Design datapath, start of the top module:
module datapath(output [6:0] display, days, output [3:0] segment, output am, pm, dblink, Sound, Vcc_out, input Next, Up, SetTime, SetAlarm, Snooze, Stop, Mute, Clr, Clk_sys);
Size: about 1500 cells after synthesis, about 220 flip-flops, about 32 I/O pins, about 14000 um^2 of cells after synthesis.
clock: 7.59 ns
lec_check: 0
cap_margin: 20
cell_pad_in_sites_detail_placement: 0
core_margin: 2
core_utilization: 46
gpl_routability_driven: 0
place_density: 0.54
slew_margin: 0
run.sh (not shown) runs the stock make flow with config.mk's settings and CLKGATE_MAP_FILE=.
==> next run, changes <==
Settings changed: CELL_PAD_IN_SITES_DETAIL_PLACEMENT 0 to not set, CORE_UTILIZATION 46 to 66, GPL_ROUTABILITY_DRIVEN 0 to not set, PLACE_DENSITY 0.54 to not set, SLEW_MARGIN 0 to 20.
Clock period 7.59 ns to 13.4 ns, I/O delays scaled along.
What happened: The new run completed with no timing, DRC or antenna violations. Worst hold slack improved by 0.0046 ns. Total power is lower by well over a third. Sequential cell count does not change. Final area is lower by a few percent.
==> next run, changes <==
Settings changed: CORE_UTILIZATION 66 to 58.
Clock period 13.4 ns to 8.42 ns, I/O delays scaled along.
Result: Worst setup slack gets worse by 4.0 ns. Wire length drops slightly. Die size goes up by roughly a tenth. Hold slack is worse by 0.0048 ns. Total power rises by well over a third. Clock-buffer cell count grows by 4. Non-clock buffer count went up by 4. Utilization is lower by 9.0 points. Register-to-register slack got worse by 4.5 ns.

========
== run A ==
datapath again, from the RTL that the note above started with.
==> flow/config.mk <==
export PLATFORM = sky130hd
export DESIGN_NAME = datapath
export DESIGN_NICKNAME = datapath
export VERILOG_FILES = /design/flow/design.v
export SDC_FILE = /design/flow/constraint.sdc
export NUM_CORES = 4
export LEC_CHECK = 0
export ABC_AREA = 1
export CAP_MARGIN = 20
export CELL_PAD_IN_SITES_DETAIL_PLACEMENT = 2
export CELL_PAD_IN_SITES_GLOBAL_PLACEMENT = 2
export CORE_MARGIN = 2
export CORE_UTILIZATION = 40
export CTS_CLUSTER_DIAMETER = 46
export CTS_CLUSTER_SIZE = 63
export GPL_ROUTABILITY_DRIVEN = 0
export MAX_ROUTING_LAYER = met5
export MIN_ROUTING_LAYER = met2
export PLACE_DENSITY = 0.47
export SLEW_MARGIN = 20
export TNS_END_PERCENT = 50
==> flow/constraint.sdc <==
create_clock -name core_clock -period 8.2 [get_ports {Clk_sys}]
set_input_delay 1.6400 -clock core_clock [delete_from_list [all_inputs] [get_ports {Clk_sys}]]
set_output_delay 1.6400 -clock core_clock [all_outputs]
set_load 0.01 [all_outputs]
Run A finished every stage and its layout cleared the timing, design-rule and antenna checks.
Here is what was changed in the inputs of run B compared with run A.
- MAX_ROUTING_LAYER: met5 -> unset
- CTS_CLUSTER_DIAMETER: 46 -> unset
- GPL_ROUTABILITY_DRIVEN: 0 -> unset
- CELL_PAD_IN_SITES_DETAIL_PLACEMENT: 2 -> unset
- PLACE_DENSITY: 0.47 -> unset
- MIN_ROUTING_LAYER: met2 -> unset
- CORE_UTILIZATION: 40 -> 65
- CELL_PAD_IN_SITES_GLOBAL_PLACEMENT: 2 -> unset
- CTS_CLUSTER_SIZE: 63 -> unset
- TNS_END_PERCENT: 50 -> unset
- ABC_AREA: 1 -> unset
- the clock period (ns, I/O delays scaled along): 8.2 -> 5.47
The worst setup slack of run B falls short of that of run A by 2.43 ns. Taking run A as the reference point, the critical path required time of run B falls by 2.18 ns. Final cell area excluding filler cells | run B below run A. Critical-path cell with the highest stage delay = sky130_fd_sc_hd__dfrtp_2: run B; critical-path cell with the highest stage delay = sky130_fd_sc_hd__o21ai_0: run A. Number of distinct library cells after synthesis for run B: 15 up relative to run A. | wire length | run B vs run A | about 40% lower |. Layout filler cell count ends up lower on run B. In run B, the post-route total power came out about 14% above the value in run A. The count of mapped cells out of synthesis reported for run B is smaller than that of run A by 472.
Relative to run B, the following input files were edited for run C:
- CORE_UTILIZATION now 66, was 65
- CTS_CLUSTER_SIZE now 28, previously not set
- the clock period (ns, I/O delays scaled along) now 10.1, was 5.47
- Delta (run C minus run B): area fraction in and, or, nand and nor cells after synthesis has remained practically unchanged, global router's overall resource usage has increased, chip footprint has decreased, sequential power has decreased.
- Looking at run C and run B, the number of cells in the design after placement is a wash.
- As of run C, design area had fallen slightly compared to run B.
- The clock share of power in run C was lower than what run B gave.
- Critical path depth on run C is down relative to run B.
- As far as number of distinct library cell variants in the gate-level netlist after synthesis goes, run C and run B are indistinguishable; the numbers are identical.
- Compared to run B, run C shows a wider setup margin.
- Higher final standard cell count with taps included and fillers excluded goes to run B over run C.
> inputs changed (run C -> run D)
- a deleted CTS_CLUSTER_SIZE that had been 28
- a change of CORE_UTILIZATION from 66 to 72
- an added ABC_AREA of 1
- a change of the clock period (ns, I/O delays scaled along) from 10.1 to 4.68
==> results <==
Switching fraction of total power ended up 1.6 points higher on run D than on run C. Share of the clock period used by the worst path after layout (run D over run C): increase, 26 points. On routed length per placed instance: run D sits below run C. Hold slack across run C and run D: no real change. Summary of run D over run C: combinational cell fraction of total power saw an increase, horizontal die dimension saw a decrease. Lower final wirelength was reported by run C, not run D.

========
== P ==
datapath again, from the RTL that the note above started with.
export LEC_CHECK = 0
export CAP_MARGIN = 5
export CORE_MARGIN = 2
export CORE_UTILIZATION = 40
export CTS_CLUSTER_DIAMETER = 291
export HOLD_SLACK_MARGIN = 0.24
export PLACE_DENSITY_LB_ADDON = 0.02
export SLEW_MARGIN = 20
export TNS_END_PERCENT = 70
create_clock -name core_clock -period 20.0 [get_ports {Clk_sys}]
Setup changes, P to Q
Settings: CELL_PAD_IN_SITES_GLOBAL_PLACEMENT now 3, previously not set; CTS_CLUSTER_DIAMETER now 349, was 291; CORE_MARGIN now 9, was 2; CORE_UTILIZATION now 61, was 40; MAX_ROUTING_LAYER now met4, previously not set; CORE_ASPECT_RATIO now 1.43, previously not set.
### Flow results
Status: cell count in the Yosys report parity (P, Q)
Q -> P: simple-gate portion of the synthesized area delta 0, exact match
Number of cell rows | Q below P
As far as number of instances in the synthesized netlist goes, P and Q are indistinguishable; the numbers are identical.
Taking P as the reference, in Q floorplan core area now smaller, post-synthesis chip area from yosys held steady, area after synthesis flat.
The die width of Q falls short of that of P by about 24%.
Q got as far as global placement without I/O (3_1_place_gp_skip_io), where a tool error ended the run.
Compare P and Q | total die size lower: Q
From P to Q the numbers moved as follows: vertical die size moved up, share of the core filled by cells before placement went up by 21 points.
#### Input delta (R over Q)
Settings: CTS_CLUSTER_DIAMETER no longer set, was 349; MAX_ROUTING_LAYER no longer set, was met4; CORE_MARGIN now 2, was 9; TNS_END_PERCENT no longer set, was 70; CORE_UTILIZATION now 40, was 61; CORE_ASPECT_RATIO no longer set, was 1.43; CELL_PAD_IN_SITES_GLOBAL_PLACEMENT no longer set, was 3; PLACE_DENSITY_LB_ADDON no longer set, was 0.02.
[summary]
R has completed all stages; timing, DRC and antenna checks passed. Share of the synthesized netlist area taken by xor and xnor gates: R vs Q — no meaningful difference. Compared with Q, in R synthesized cell count shows no meaningful change; die size climbed 27%; area of the core moved up; floorplan die height went down 4.0%.
## Diff of input files: S against R
Settings: swapping 5 for 20 in CAP_MARGIN; clearing HOLD_SLACK_MARGIN, which used to be 0.24; swapping 40 for 64 in CORE_UTILIZATION; swapping 20.0 for 13.5 in the clock period (ns, I/O delays scaled along).
--- outcome ---
- Endpoint of the most critical setup path = display[6]: S; endpoint of the most critical setup path = display[3]: R
- Changes observed in S relative to R: via count of the first global-routing pass saw an increase; wire length on met3 picked up an extra about 18%; average routed wire per standard cell climbed about 5%; fraction of power consumed by combinational cells fell by 0.3 points; required time at the endpoint of the critical path moved down.
- Buffer share of cell area across S and R: no real change.
- Cell count after placement of S falls short of that of R by a little under 10%.
- Row via count: S higher / R lower
- Met2 track utilization from global routing: S > R
- Lower total non-filler cell area in the finished layout among S and R: S
- Looking at S and R, the worst hold slack is a wash.

========
Starting RTL as in the previous note.
Settings: LEC_CHECK=0, CAP_MARGIN=0, CORE_ASPECT_RATIO=0.9, CORE_MARGIN=2, CORE_UTILIZATION=72, CTS_CLUSTER_DIAMETER=396, CTS_CLUSTER_SIZE=19, MAX_ROUTING_LAYER=met4, PLACE_DENSITY_LB_ADDON=0.01, SETUP_SLACK_MARGIN=1.2, SLEW_MARGIN=10; clock period 4.68 ns.
Rerun with:
Settings changed: CAP_MARGIN 0 to 40, CORE_ASPECT_RATIO 0.9 to unset, CTS_CLUSTER_DIAMETER 396 to 192, MAX_ROUTING_LAYER met4 to unset, SLEW_MARGIN 10 to 20.
Result: Synthesized cell count does not change. Worst hold slack improved by 0.0091 ns. Clock power stays flat. Total power barely changes. Setup slack got worse by 0.17 ns. Synthesized area stays the same. Critical path depth is unchanged. Cell area goes down slightly. Wire length goes down slightly. Non-clock buffer count goes down by 7.

========
== exp/raven ==
Starting RTL as in the previous note.
make LEC_CHECK=0 ABC_AREA=1 CAP_MARGIN=20 CELL_PAD_IN_SITES_DETAIL_PLACEMENT=2 CELL_PAD_IN_SITES_GLOBAL_PLACEMENT=1 CORE_MARGIN=2 CORE_UTILIZATION=40 CTS_CLUSTER_DIAMETER=46 CTS_CLUSTER_SIZE=70 GPL_ROUTABILITY_DRIVEN=1 MAX_ROUTING_LAYER=met4 SLEW_MARGIN=20 finish   # period 6.68 ns
exp/raven completed every stage of the flow, and the final layout passed the timing, design-rule and antenna checks.
## Diff of input files: exp/garnet against exp/raven
# exp/raven
export LEC_CHECK = 0
export ABC_AREA = 1
export CAP_MARGIN = 20
export CELL_PAD_IN_SITES_DETAIL_PLACEMENT = 2
export CELL_PAD_IN_SITES_GLOBAL_PLACEMENT = 1
export CORE_MARGIN = 2
export CORE_UTILIZATION = 40
export CTS_CLUSTER_DIAMETER = 46
export CTS_CLUSTER_SIZE = 70
export GPL_ROUTABILITY_DRIVEN = 1
export MAX_ROUTING_LAYER = met4
export SLEW_MARGIN = 20
create_clock -name core_clock -period 6.68 [get_ports {Clk_sys}]
# exp/garnet
export LEC_CHECK = 0
export CAP_MARGIN = 20
export CORE_MARGIN = 2
export CORE_UTILIZATION = 40
export SETUP_SLACK_MARGIN = 2.18
export SLEW_MARGIN = 20
create_clock -name core_clock -period 8.42 [get_ports {Clk_sys}]
==> results <==
- What exp/garnet reported for number of cells produced by synthesis has to be multiplied by 1.3 to get the figure for exp/raven.
- When exp/garnet is measured against exp/raven, its area of all placed cells without fillers turns out 6.0% lower.
- Going from exp/raven to exp/garnet, routed length per placed instance saw a decrease; number of H-tree levels saw a decrease.
- Against exp/raven, exp/garnet reports a count of inverters other than clock inverters in the layout that is lower.
- | die area | higher: exp/raven |
- Relative to exp/raven, post-place instance area has decreased by 1.9% in exp/garnet.
- exp/garnet vs exp/raven, share of the final layout cell area in sequential cells went up by 2.2 points.
- Changes observed in exp/garnet relative to exp/raven: wire length of the first global-routing pass shrank by about 32%, sum of internal, switching and leakage power went down.
Input-level comparison between exp/tundra and exp/garnet:
# exp/garnet
export LEC_CHECK = 0
export CAP_MARGIN = 20
export CORE_MARGIN = 2
export CORE_UTILIZATION = 40
export SETUP_SLACK_MARGIN = 2.18
export SLEW_MARGIN = 20
create_clock -name core_clock -period 8.42 [get_ports {Clk_sys}]
# exp/tundra
export LEC_CHECK = 0
export CAP_MARGIN = 20
export CELL_PAD_IN_SITES_GLOBAL_PLACEMENT = 1
export CORE_MARGIN = 2
export CORE_UTILIZATION = 40
export CTS_CLUSTER_SIZE = 70
export GPL_ROUTABILITY_DRIVEN = 0
export SLEW_MARGIN = 20
create_clock -name core_clock -period 20.0 [get_ports {Clk_sys}]
## What came out
- In the metrics for exp/garnet and exp/tundra, the one carrying the higher clock network fraction of total power is exp/tundra.
- From exp/garnet to exp/tundra the numbers moved as follows: wire length of the first global-routing pass saw an increase, met2 wire length rose by about 5%, post-synth design cell area flat, count of non-CTS buffers in the layout now larger.
- exp/tundra closes out successfully: all stages finished, all timing, DRC and antenna checks passed.
- Relative to exp/garnet, the logic share of the area of exp/tundra is lower by 0.51 points.
- Via count ends up higher on exp/garnet.
Modified inputs, exp/yarrow compared to exp/tundra
# exp/tundra
export LEC_CHECK = 0
export CAP_MARGIN = 20
export CELL_PAD_IN_SITES_GLOBAL_PLACEMENT = 1
export CORE_MARGIN = 2
export CORE_UTILIZATION = 40
export CTS_CLUSTER_SIZE = 70
export GPL_ROUTABILITY_DRIVEN = 0
export SLEW_MARGIN = 20
create_clock -name core_clock -period 20.0 [get_ports {Clk_sys}]
# exp/yarrow
export LEC_CHECK = 0
export CAP_MARGIN = 20
export CORE_MARGIN = 2
export CORE_UTILIZATION = 40
export SLEW_MARGIN = 20
create_clock -name core_clock -period 5.19 [get_ports {Clk_sys}]
--- outcome ---
exp/yarrow has completed all stages; timing, DRC and antenna checks passed.
From exp/tundra to exp/yarrow, number of clock sinks seen by CTS did not move at all.
From exp/tundra to exp/yarrow the numbers moved as follows: first-pass GRT wire length lost about 6%; non-filler instance count after layout neither gained nor lost much; final worst-path cycle share picked up an extra 51 points.
On total power, exp/tundra beats exp/yarrow.
End point of the critical path = display[6]: exp/tundra; end point of the critical path = display[5]: exp/yarrow
Changes observed in exp/yarrow relative to exp/tundra: number of post-CTS setup repair buffers comparable; relative area of non-clock buffer cells in the final design higher; number of failing setup endpoints in the final timing report held steady; global-route usage saw a decrease; placed cell area neither gained nor lost much.
No activity file was given, so power comes from the tool's default toggle rates.
